==> flow/design.v (excerpt) <==
module main(clk, rst, mem_rdata, mem_addr, mem_wdata, mem_we);
	input clk, rst;
	input [15:0] mem_rdata;       
	output [7:0] mem_addr;
	output [7:0] mem_wdata;
	output mem_we;
	wire PCWrite, IRWrite, S, AdrSrc, MemWrite, RegSrc1, ExtenderShift, RegWrite;
	wire [1:0] RegSrc0, ALUSrcA, ALUSrcB, ResultSrc, ImmSrc;
	wire [3:0] ALUControl;
	wire [3:0] FLAGS;
	wire [15:0] Instr;
	wire [2:0] IMM_VAL_7;
	wire [7:0] IMM_VAL_1;
	assign ImmSrc = Instr[15:14];
	assign IMM_VAL_7 = 7;
	assign IMM_VAL_1 = 1;
	assign mem_we = MemWrite;
	controller CTRL(
		.clk(clk),
		.rst(rst),
		.FLAGS(FLAGS),
		.Instr(Instr),
		.PCWrite(PCWrite),
		.IRWrite(IRWrite),
		.S(S),
		.AdrSrc(AdrSrc),
		.MemWrite(MemWrite),
		.RegSrc1(RegSrc1),
		.ExtenderShift(ExtenderShift),
		.RegWrite(RegWrite),
		.RegSrc0(RegSrc0),
		.ALUSrcA(ALUSrcA),
		.ALUSrcB(ALUSrcB),
		.ResultSrc(ResultSrc),
		.ALUControl(ALUControl)
	);
	datapath DUT(
		AdrSrc,
		PCWrite,
		MemWrite,
		IRWrite,
		RegSrc1,
		ExtenderShift,
		RegWrite,
		clk,
		rst,
		S,
		ALUControl,
		ALUSrcA,
		ALUSrcB,
		IMM_VAL_1,
		IMM_VAL_7,
		ImmSrc,
		RegSrc0,
		ResultSrc,
		mem_rdata,
		FLAGS,
		Instr,
		mem_addr,
		mem_wdata
	);
endmodule
For scale: roughly 140 flip-flops, ~35 I/O pins, ~9400 um2 of cells after synthesis.
export LEC_CHECK = 0
export CAP_MARGIN = 20
export CORE_MARGIN = 2
export CORE_UTILIZATION = 72
export CTS_CLUSTER_SIZE = 51
export PLACE_DENSITY = 0.65
export SLEW_MARGIN = 20
export TNS_END_PERCENT = 45
create_clock -name core_clock -period 3.78 [get_ports {clk}]
run.sh (not shown) runs the stock make flow with config.mk's settings and CLKGATE_MAP_FILE=.
The first run did not get past clock tree synthesis (DPL-0033).
==> next run, changes <==
- ABC_AREA: unset -> 1
- CTS_CLUSTER_SIZE: 51 -> unset
- PLACE_DENSITY: 0.65 -> unset
- TNS_END_PERCENT: 45 -> unset
- clock period: 3.78 -> 8.07 ns (I/O delays scaled with it)
What happened:
- Now the flow went through all stages and came out clean
- die size came out lower by 1.3%
- synthesized area came out lower by 1.3%
- synthesized cell count came out higher by 25%
==> next run, changes <==
- ABC_AREA: 1 -> unset
- CORE_UTILIZATION: 72 -> 33
What happened: The new run finished with timing, DRC and antenna clean. Setup slack got worse by 400 ps. Combinational power shrinks by about a fifth. Clock skew barely changes.
==> next run, changes <==
- CORE_UTILIZATION: 33 -> 40
- clock period: 8.07 -> 5.5 ns (I/O delays scaled with it)
Non-clock buffer count increases by 139.
Die area decreases by 17%.
Final area increases by 12%.
Routed wire length increases by 3.5%.
Clock power increases by 80%.
Via count increases by 5.4%.
Cell count increases by 5.1%.
Utilization increases by 13 points.
Sequential cell count does not change.


Starting RTL as in the previous note.
clock: 6.74 ns
lec_check: 0
cap_margin: 0
cell_pad_in_sites_detail_placement: 1
cell_pad_in_sites_global_placement: 1
core_aspect_ratio: 1.72
core_margin: 7
core_utilization: 41
cts_cluster_diameter: 197
cts_cluster_size: 82
gpl_routability_driven: 0
max_routing_layer: met4
place_density_lb_addon: 0.3
setup_slack_margin: 0.56
slew_margin: 40
tns_end_percent: 45
Change:
==> flow/config.mk (replaced) <==
export PLATFORM = sky130hd
export DESIGN_NAME = main
export DESIGN_NICKNAME = main
export VERILOG_FILES = /design/flow/design.v
export SDC_FILE = /design/flow/constraint.sdc
export NUM_CORES = 4
export LEC_CHECK = 0
export CAP_MARGIN = 0
export CELL_PAD_IN_SITES_GLOBAL_PLACEMENT = 1
export CORE_MARGIN = 7
export CORE_UTILIZATION = 43
export MAX_ROUTING_LAYER = met5
export SETUP_SLACK_MARGIN = -0.61
export SLEW_MARGIN = 20
export TNS_END_PERCENT = 85
With this change the flow reached the layout checks and failed them: setup timing.
Design area decreases by a few percent.
Cell count decreases by a few percent.
Total power decreases by a few percent.
Utilization increases by 1.5 points.
Synthesized area does not change.
Register-to-register slack improved by 0.12 ns.
Via count decreases by a few percent.
Sequential cell count stays the same.
Setup slack got worse by 0.67 ns.
Change:
--- a/flow/config.mk
+++ b/flow/config.mk
@@ -7,9 +7,11 @@
 export LEC_CHECK = 0
 export CAP_MARGIN = 0
-export CELL_PAD_IN_SITES_GLOBAL_PLACEMENT = 1
+export CELL_PAD_IN_SITES_GLOBAL_PLACEMENT = 0
+export CORE_ASPECT_RATIO = 0.5
 export CORE_MARGIN = 7
-export CORE_UTILIZATION = 43
+export CORE_UTILIZATION = 63
+export CTS_CLUSTER_DIAMETER = 217
+export CTS_CLUSTER_SIZE = 100
 export MAX_ROUTING_LAYER = met5
-export SETUP_SLACK_MARGIN = -0.61
 export SLEW_MARGIN = 20
 export TNS_END_PERCENT = 85
What happened: The new run ran to the end with no violations; combinational power is about the same; final area shrinks by 0.85%; area after synthesis stays the same; utilization is higher by 22 points; sequential power hardly moves; setup slack is better by 0.16 ns.
Change:
==> flow/config.mk (replaced) <==
export PLATFORM = sky130hd
export DESIGN_NAME = main
export DESIGN_NICKNAME = main
export VERILOG_FILES = /design/flow/design.v
export SDC_FILE = /design/flow/constraint.sdc
export NUM_CORES = 4
export LEC_CHECK = 0
export CAP_MARGIN = 0
export CELL_PAD_IN_SITES_GLOBAL_PLACEMENT = 0
export CORE_MARGIN = 2
export CORE_UTILIZATION = 72
export CTS_CLUSTER_DIAMETER = 96
export HOLD_SLACK_MARGIN = -0.09
export MAX_ROUTING_LAYER = met5
export SETUP_SLACK_MARGIN = -0.37
export SLEW_MARGIN = 20
export TNS_END_PERCENT = 85
==> flow/constraint.sdc (replaced) <==
create_clock -name core_clock -period 5.29 [get_ports {clk}]
set_input_delay 1.0580 -clock core_clock [delete_from_list [all_inputs] [get_ports {clk}]]
set_output_delay 1.0580 -clock core_clock [all_outputs]
set_load 0.01 [all_outputs]
Result: With this change the flow finished but failed the layout checks on setup timing; clock power increases by about 44%; hold slack gains 0.043 ns; critical path depth decreases by 2; setup slack loses 0.60 ns; final area increases by about 6%; die area decreases by about 25%; sequential power increases by 27%; wire length increases by about 15%; total power increases by 39%.
Change:
==> flow/config.mk (replaced) <==
export PLATFORM = sky130hd
export DESIGN_NAME = main
export DESIGN_NICKNAME = main
export VERILOG_FILES = /design/flow/design.v
export SDC_FILE = /design/flow/constraint.sdc
export NUM_CORES = 4
export LEC_CHECK = 0
export CAP_MARGIN = 0
export CELL_PAD_IN_SITES_GLOBAL_PLACEMENT = 0
export CORE_MARGIN = 7
export CORE_UTILIZATION = 71
export CTS_CLUSTER_DIAMETER = 54
export CTS_CLUSTER_SIZE = 38
export MAX_ROUTING_LAYER = met5
export PLACE_DENSITY = 0.68
export SETUP_SLACK_MARGIN = 0.82
export SLEW_MARGIN = 20
export TNS_END_PERCENT = 85
==> flow/constraint.sdc (replaced) <==
create_clock -name core_clock -period 4.69 [get_ports {clk}]
set_input_delay 0.9380 -clock core_clock [delete_from_list [all_inputs] [get_ports {clk}]]
set_output_delay 0.9380 -clock core_clock [all_outputs]
set_load 0.01 [all_outputs]
After rerunning: The new run stopped in global routing. Synthesized area does not change. Die area came out higher by about 20%. Synthesized cell count stays the same.
Change:
==> flow/config.mk (replaced) <==
export PLATFORM = sky130hd
export DESIGN_NAME = main
export DESIGN_NICKNAME = main
export VERILOG_FILES = /design/flow/design.v
export SDC_FILE = /design/flow/constraint.sdc
export NUM_CORES = 4
export LEC_CHECK = 0
export CAP_MARGIN = 20
export CORE_MARGIN = 2
export CORE_UTILIZATION = 40
export SLEW_MARGIN = 20
==> flow/constraint.sdc (replaced) <==
create_clock -name core_clock -period 5.48 [get_ports {clk}]
set_input_delay 1.0960 -clock core_clock [delete_from_list [all_inputs] [get_ports {clk}]]
set_output_delay 1.0960 -clock core_clock [all_outputs]
set_load 0.01 [all_outputs]
After rerunning:
- The new run completed with no timing, DRC or antenna violations
- synthesized area stays the same
- die size rises by 49%
- synthesized cell count is unchanged
No activity file was given, so power comes from the tool's default toggle rates.
